## RISC
module RISC (destinoWrWB,escribir,PCsrc,result,PCoutMEM,NReset,clk,alu_outMEM,WriteDataInMEM,datoMemOut,InstruccionIn,PCinIF,MemWriteInMEM);
  input [31:0] datoMemOut,InstruccionIn;
  input NReset,clk;
  output escribir,PCsrc,MemWriteInMEM;
  output [3:0] destinoWrWB;
  output [31:0] result,PCoutMEM,alu_outMEM,PCinIF,WriteDataInMEM;
  wire [31:0] InstruccionIn,PCoutIF,PCinIF;
  wire [31:0] InstruccionOut,inm_extID,PCinID,PCoutID;
  wire [3:0] destinoWrOutID;
  wire mbsID,negarID,jumpID,RegWriteoutID,MemtoRegID,MemWriteID,BranchID,ALUsrcID;
  wire [2:0] functID;
  wire [31:0] dato1EX,dato2EX,inm_extEX,PCinEX,PCoutEX,dataWrMemEX,alu_outEX;
  wire [3:0] destinoWrInEX,destinoWrOutEX;
  wire [2:0] functEX;
  wire RegWriteOutEX,RegWriteInEX,MemtoRegOutEX,MemtoRegInEX,MemWriteOutEX,MemWriteInEX,BranchOutEX,BranchInEX,ALUsrcEX,zeroEX,jumpEX,negarEX,mbsEX;
  wire BranchInMEM,jumpMEM,zeroMEM,MemWriteInMEM,MemWriteOutMEM,RegWriteInMEM,RegWriteOutMEM,MemtoRegInMEM,MemtoRegOutMEM;
  wire [3:0] destinoWrInMEM,destinoWrOutMEM;
  wire [31:0] datoMemOut,PCinMEM,WriteDataInMEM,alu_outWB1;
  wire [31:0] data_mem,alu_outWB2;
  wire [3:0] destinoWrInWB;
  wire RegWriteInWB,MemtoRegInWB;
  IF IF (
  .PCout(PCoutIF),
  .PCin(PCinIF));
  ID ID (
  .mbs(mbsID),
  .negar(negarID),
  .jump(jumpID),
  .dato1(dato1EX),
  .dato2(dato2EX),
  .destinoWrOut(destinoWrOutID),
  .inm_ext(inm_extID),
  .RegWriteout(RegWriteoutID),
  .MemtoReg(MemtoRegID),
  .MemWrite(MemWriteID),
  .Branch(BranchID),
  .ALUsrc(ALUsrcID),
  .funct(functID),
  .PCout(PCoutID),
  .Instruccion(InstruccionOut),
  .PCin(PCinID),
  .RegWritein(escribir),
  .dataWr(result),
  .destinoWrIn(destinoWrWB),
  .rst(NReset),
  .clk(clk));
  EX EX (
  .PCout(PCoutEX),
  .dataWrMem(dataWrMemEX),
  .destinoWrOut(destinoWrOutEX),
  .zeroOut(zeroEX),
  .alu_out(alu_outEX),
  .RegWriteOut(RegWriteOutEX),
  .MemtoRegOut(MemtoRegOutEX),
  .MemWriteOut(MemWriteOutEX),
  .BranchOut(BranchOutEX),
  .RegWriteIn(RegWriteInEX),
  .MemtoRegIn(MemtoRegInEX),
  ...
Size: roughly 230 I/O pins, about 72,000 sq um of cells after synthesis.
Settings: LEC_CHECK=0, ABC_AREA=1, CAP_MARGIN=20, CORE_MARGIN=2, CORE_UTILIZATION=72, CTS_CLUSTER_DIAMETER=236, CTS_CLUSTER_SIZE=15, HOLD_SLACK_MARGIN=-0.09, PLACE_DENSITY=0.37, SLEW_MARGIN=20, TNS_END_PERCENT=5; clock period 6.76 ns.
run.sh (not shown) runs the stock make flow with config.mk's settings and CLKGATE_MAP_FILE=.
The first run produced a clean layout.
Rerun with:
ABC_AREA = default   (was 1)
CTS_CLUSTER_DIAMETER = default   (was 236)
CTS_CLUSTER_SIZE = 44   (was 15)
HOLD_SLACK_MARGIN = default   (was -0.09)
PLACE_DENSITY = 0.65   (was 0.37)
clock period = 3.7 ns   (was 6.76 ns; I/O delays follow)
This time the run finished with setup timing left.
Utilization rises by 7.8 points.
Flip-flop count is unchanged.
Design area is higher by 1.8%.
Die size went down by 7.7%.
Hold slack improves by 11 ps.
Total power rises by 130%.
Sequential power goes up by 100%.
Rerun with:
CORE_UTILIZATION = 20   (was 72)
CTS_CLUSTER_SIZE = default   (was 44)
PLACE_DENSITY = default   (was 0.65)
TNS_END_PERCENT = default   (was 5)
clock period = 6.66 ns   (was 3.7 ns; I/O delays follow)
After rerunning: Now the flow ran to the end with no violations; sequential power decreases by 44%; routed wire length came out lower by 7.1%; first-iteration DRC count went down by 48%.
Rerun with:
ABC_AREA = 1   (was default)
CORE_UTILIZATION = 62   (was 20)
clock period = 3.79 ns   (was 6.66 ns; I/O delays follow)
=> With this change the flow finished with setup timing left; core utilization climbs by 49 points; first-iteration DRC count increases by well over a third; final area is higher by a few percent; die size is lower by well over a third; area after synthesis grows by a little under a tenth; combinational power grows by well over a third; cell count hardly moves; global-route usage came out higher by 32 points.
Rerun with:
CORE_UTILIZATION = 71   (was 62)
clock period = 4.94 ns   (was 3.79 ns; I/O delays follow)
Effect:
- With this change the flow completed with no timing, DRC or antenna violations
- first-iteration DRC count rises by 39%
- worst setup slack is better by 670 ps
- via count came out higher by about 4.5%
- utilization rose by 7.5 points
- flip-flop count stays the same
- design area falls by about 3.6%
- worst hold slack gets worse by 160 ps
Rerun with:
ABC_AREA = default   (was 1)
CORE_UTILIZATION = 40   (was 71)
clock period = 10.2 ns   (was 4.94 ns; I/O delays follow)
=> Area after synthesis drops by 7.8%. Sequential power drops by 46%. Die area climbs by 63%. Cell area drops by 5.3%. Non-clock buffer count drops by 45.

RISC again, from the RTL that the note above started with.
==> flow/design.v (excerpt) <==
module RISC (destinoWrWB,escribir,PCsrc,result,PCoutMEM,NReset,clk,alu_outMEM,WriteDataInMEM,datoMemOut,InstruccionIn,PCinIF,MemWriteInMEM);
clock: 8.0 ns
lec_check: 0
abc_area: 1
cap_margin: 20
cell_pad_in_sites_detail_placement: 2
cell_pad_in_sites_global_placement: 2
core_margin: 2
core_utilization: 70
gpl_routability_driven: 1
min_routing_layer: met2
place_density_lb_addon: 0.16
slew_margin: 30
tns_end_percent: 15
The baseline never finished: it broke off in 3_1_place_gp_skip_io on FLW-0024.
Then changed:
ABC_AREA = default   (was 1)
CELL_PAD_IN_SITES_DETAIL_PLACEMENT = default   (was 2)
CELL_PAD_IN_SITES_GLOBAL_PLACEMENT = default   (was 2)
CORE_UTILIZATION = 65   (was 70)
GPL_ROUTABILITY_DRIVEN = default   (was 1)
HOLD_SLACK_MARGIN = -0.09   (was default)
MIN_ROUTING_LAYER = default   (was met2)
PLACE_DENSITY_LB_ADDON = default   (was 0.16)
SLEW_MARGIN = 20   (was 30)
TNS_END_PERCENT = 5   (was 15)
Effect: Now the flow ran to the end with no violations. Die size goes down by 0.69%. Area after synthesis drops by 7.8%. Synthesized cell count drops by 29%.
Then changed:
CELL_PAD_IN_SITES_DETAIL_PLACEMENT = 2   (was default)
CORE_UTILIZATION = 16   (was 65)
GPL_ROUTABILITY_DRIVEN = 0   (was default)
HOLD_SLACK_MARGIN = default   (was -0.09)
MIN_ROUTING_LAYER = met2   (was default)
PLACE_DENSITY_LB_ADDON = 0.16   (was default)
SLEW_MARGIN = 30   (was 20)
TNS_END_PERCENT = 15   (was 5)
Design area went up by roughly a tenth. Worst setup slack loses 0.45 ns. Fmax went down by a few percent. Via count went up by well over a third. First-iteration DRC count went up by a quarter to a third. Sequential cell count is unchanged. Die area went up to 4.0 times its value. Non-clock buffer count went up by 33. Clock skew went up by 0.038 ns. Final cell count went up by well over a third.

RISC again, from the RTL that the note above started with.
make LEC_CHECK=0 CAP_MARGIN=10 CORE_MARGIN=2 CORE_UTILIZATION=72 CTS_CLUSTER_SIZE=47 MAX_ROUTING_LAYER=met4 PLACE_DENSITY=0.65 SETUP_SLACK_MARGIN=1.34 SLEW_MARGIN=20 finish   # period 4.63 ns
The starting point ran to the end with violations: setup timing.
Next try:
CAP_MARGIN = 20   (was 10)
CTS_CLUSTER_SIZE = 46   (was 47)
MAX_ROUTING_LAYER = default   (was met4)
PLACE_DENSITY = 0.67   (was 0.65)
SETUP_SLACK_MARGIN = 0.92   (was 1.34)
clock period = 5.34 ns   (was 4.63 ns; I/O delays follow)
Result:
- This time the run finished clean
- clock power goes down by 18%
- maximum frequency stays flat
- count of clock-buffer cells in the layout goes up by 10
- cell area goes down by 6.7%
- power goes down by 22%
- hold slack gains 0.084 ns
- core utilization goes down by 6.0 points
Next try:
SETUP_SLACK_MARGIN = -0.37   (was 0.92)
SLEW_MARGIN = 10   (was 20)
clock period = 3.7 ns   (was 5.34 ns; I/O delays follow)
What happened:
- The new run produced a layout that fails on setup timing
- final cell count came out higher by 4.2%
- flip-flop count is unchanged
- global-route usage came out higher by 3.9 points
- hold slack is better by 0.12 ns
- sequential power came out higher by 44%
- register-to-register slack is worse by 1.7 ns
- utilization came out higher by 3.1 points
- setup slack is worse by 1.7 ns

## run A
RISC again, from the RTL that the note above started with.
Settings: LEC_CHECK=0, ABC_AREA=1, CAP_MARGIN=40, CELL_PAD_IN_SITES_DETAIL_PLACEMENT=0, CORE_MARGIN=4, CORE_UTILIZATION=46, CTS_CLUSTER_DIAMETER=365, GPL_ROUTABILITY_DRIVEN=1, GPL_TIMING_DRIVEN=0, MAX_ROUTING_LAYER=met5, MIN_ROUTING_LAYER=met2, SETUP_SLACK_MARGIN=-0.2, SLEW_MARGIN=0; clock period 7.82 ns.
Run A: aborted in global routing (tool error)
For run B, these inputs were changed with respect to run A:
Settings: SLEW_MARGIN changed from 0 to 20; GPL_TIMING_DRIVEN removed (was 0); MAX_ROUTING_LAYER removed (was met5); GPL_ROUTABILITY_DRIVEN removed (was 1); MIN_ROUTING_LAYER removed (was met2); CAP_MARGIN changed from 40 to 20; SETUP_SLACK_MARGIN removed (was -0.2); CORE_MARGIN changed from 4 to 2; CELL_PAD_IN_SITES_DETAIL_PLACEMENT removed (was 0); CORE_UTILIZATION changed from 46 to 40; ABC_AREA removed (was 1); CTS_CLUSTER_DIAMETER removed (was 365); the clock period (ns, I/O delays scaled along) changed from 7.82 to 6.66.
--- outcome ---
Run B was carried through to the last stage, and its layout satisfied the timing, design-rule and antenna checks. Compared to run A, run B was floorplanned on a bigger die. In run B, post-synthesis chip area from yosys is lower than in run A. Area fraction in and, or, nand and nor cells after synthesis: run A and run B compared, lower one is run B. Run B has total number of placement rows above what run A had.
Inputs modified between run B and run C:
Settings: the clock period (ns, I/O delays scaled along): 6.66 -> 8.0.
[summary]
The via-per-instance ratio on run C is in line with that on run B.
The faster design of the two is run B; run C tops out lower.
Compared to run B, run C has non-clock buffer contribution to total cell area 0.46 points lower.
Changes observed in run C relative to run B: post-layout worst setup margin went up 0.98 ns, part of the total power dissipated in combinational logic lost 0.3 points.
Summary: register-to-register slack, run C better than run B
For run D, these inputs were changed with respect to run C:
Settings: PLACE_DENSITY now 0.51, previously not set; SLEW_MARGIN now 40, was 20; TNS_END_PERCENT now 15, previously not set; GPL_ROUTABILITY_DRIVEN now 0, previously not set; CELL_PAD_IN_SITES_DETAIL_PLACEMENT now 2, previously not set; MIN_ROUTING_LAYER now met2, previously not set.
==> results <==
Run D finished every stage and its layout cleared the timing, design-rule and antenna checks.
Run D vs. run C: final clock period utilization by the worst path went up, utilization went up 0.58 points, power rose by about 8%, time the worst path needs with I/O delays and setup rose 0.50 ns, data required time of the worst path climbed 0.05 ns.
Compared with run C, in run D worst setup slack has decreased, actual transition at the worst max-transition pin moved down.
Modified inputs, run E compared to run D
Settings: ABC_AREA newly set to 1; SLEW_MARGIN changed from 40 to 20; CTS_CLUSTER_DIAMETER newly set to 101; PLACE_DENSITY removed (was 0.51); TNS_END_PERCENT removed (was 15); MIN_ROUTING_LAYER removed (was met2); GPL_ROUTABILITY_DRIVEN removed (was 0); CAP_MARGIN changed from 20 to 10; CELL_PAD_IN_SITES_GLOBAL_PLACEMENT newly set to 2; CORE_MARGIN changed from 2 to 3.
Results
Of run E and run D, the higher share of the core filled by cells before placement belongs to run E. Run E: area overhead of the layout relative to synthesis is 3.0 points lower than what run D reported. Compared to run D, the router laid down more metal wire for run E. Between run E and run D, the transition time of the tightest slew-check pin is higher for run E. In the reports for run E and run D, the smaller multiplexer share of the synthesized area belongs to run E. Looking at worst setup timing slack at the placement stage across run E and run D, the one that comes out higher is run E.
diff inputs: run E => run F
Settings: CELL_PAD_IN_SITES_GLOBAL_PLACEMENT: 2 -> unset; CELL_PAD_IN_SITES_DETAIL_PLACEMENT: 2 -> unset; CTS_CLUSTER_DIAMETER: 101 -> unset; CORE_MARGIN: 3 -> 2; CAP_MARGIN: 10 -> 20; CORE_UTILIZATION: 40 -> 52; ABC_AREA: 1 -> unset; the clock period (ns, I/O delays scaled along): 8.0 -> 3.79.
==> comparison <==
- Run F completed end to end; final checks failed (setup timing).
- Routed wire length: lower on run F
- Delta (run F minus run E): post-synthesis sequential area ratio higher; via count lower; leakage power figure lower.
- Relative to run E, chip area decreased by about 30% in run F.
Power and IR drop assume default switching activity.
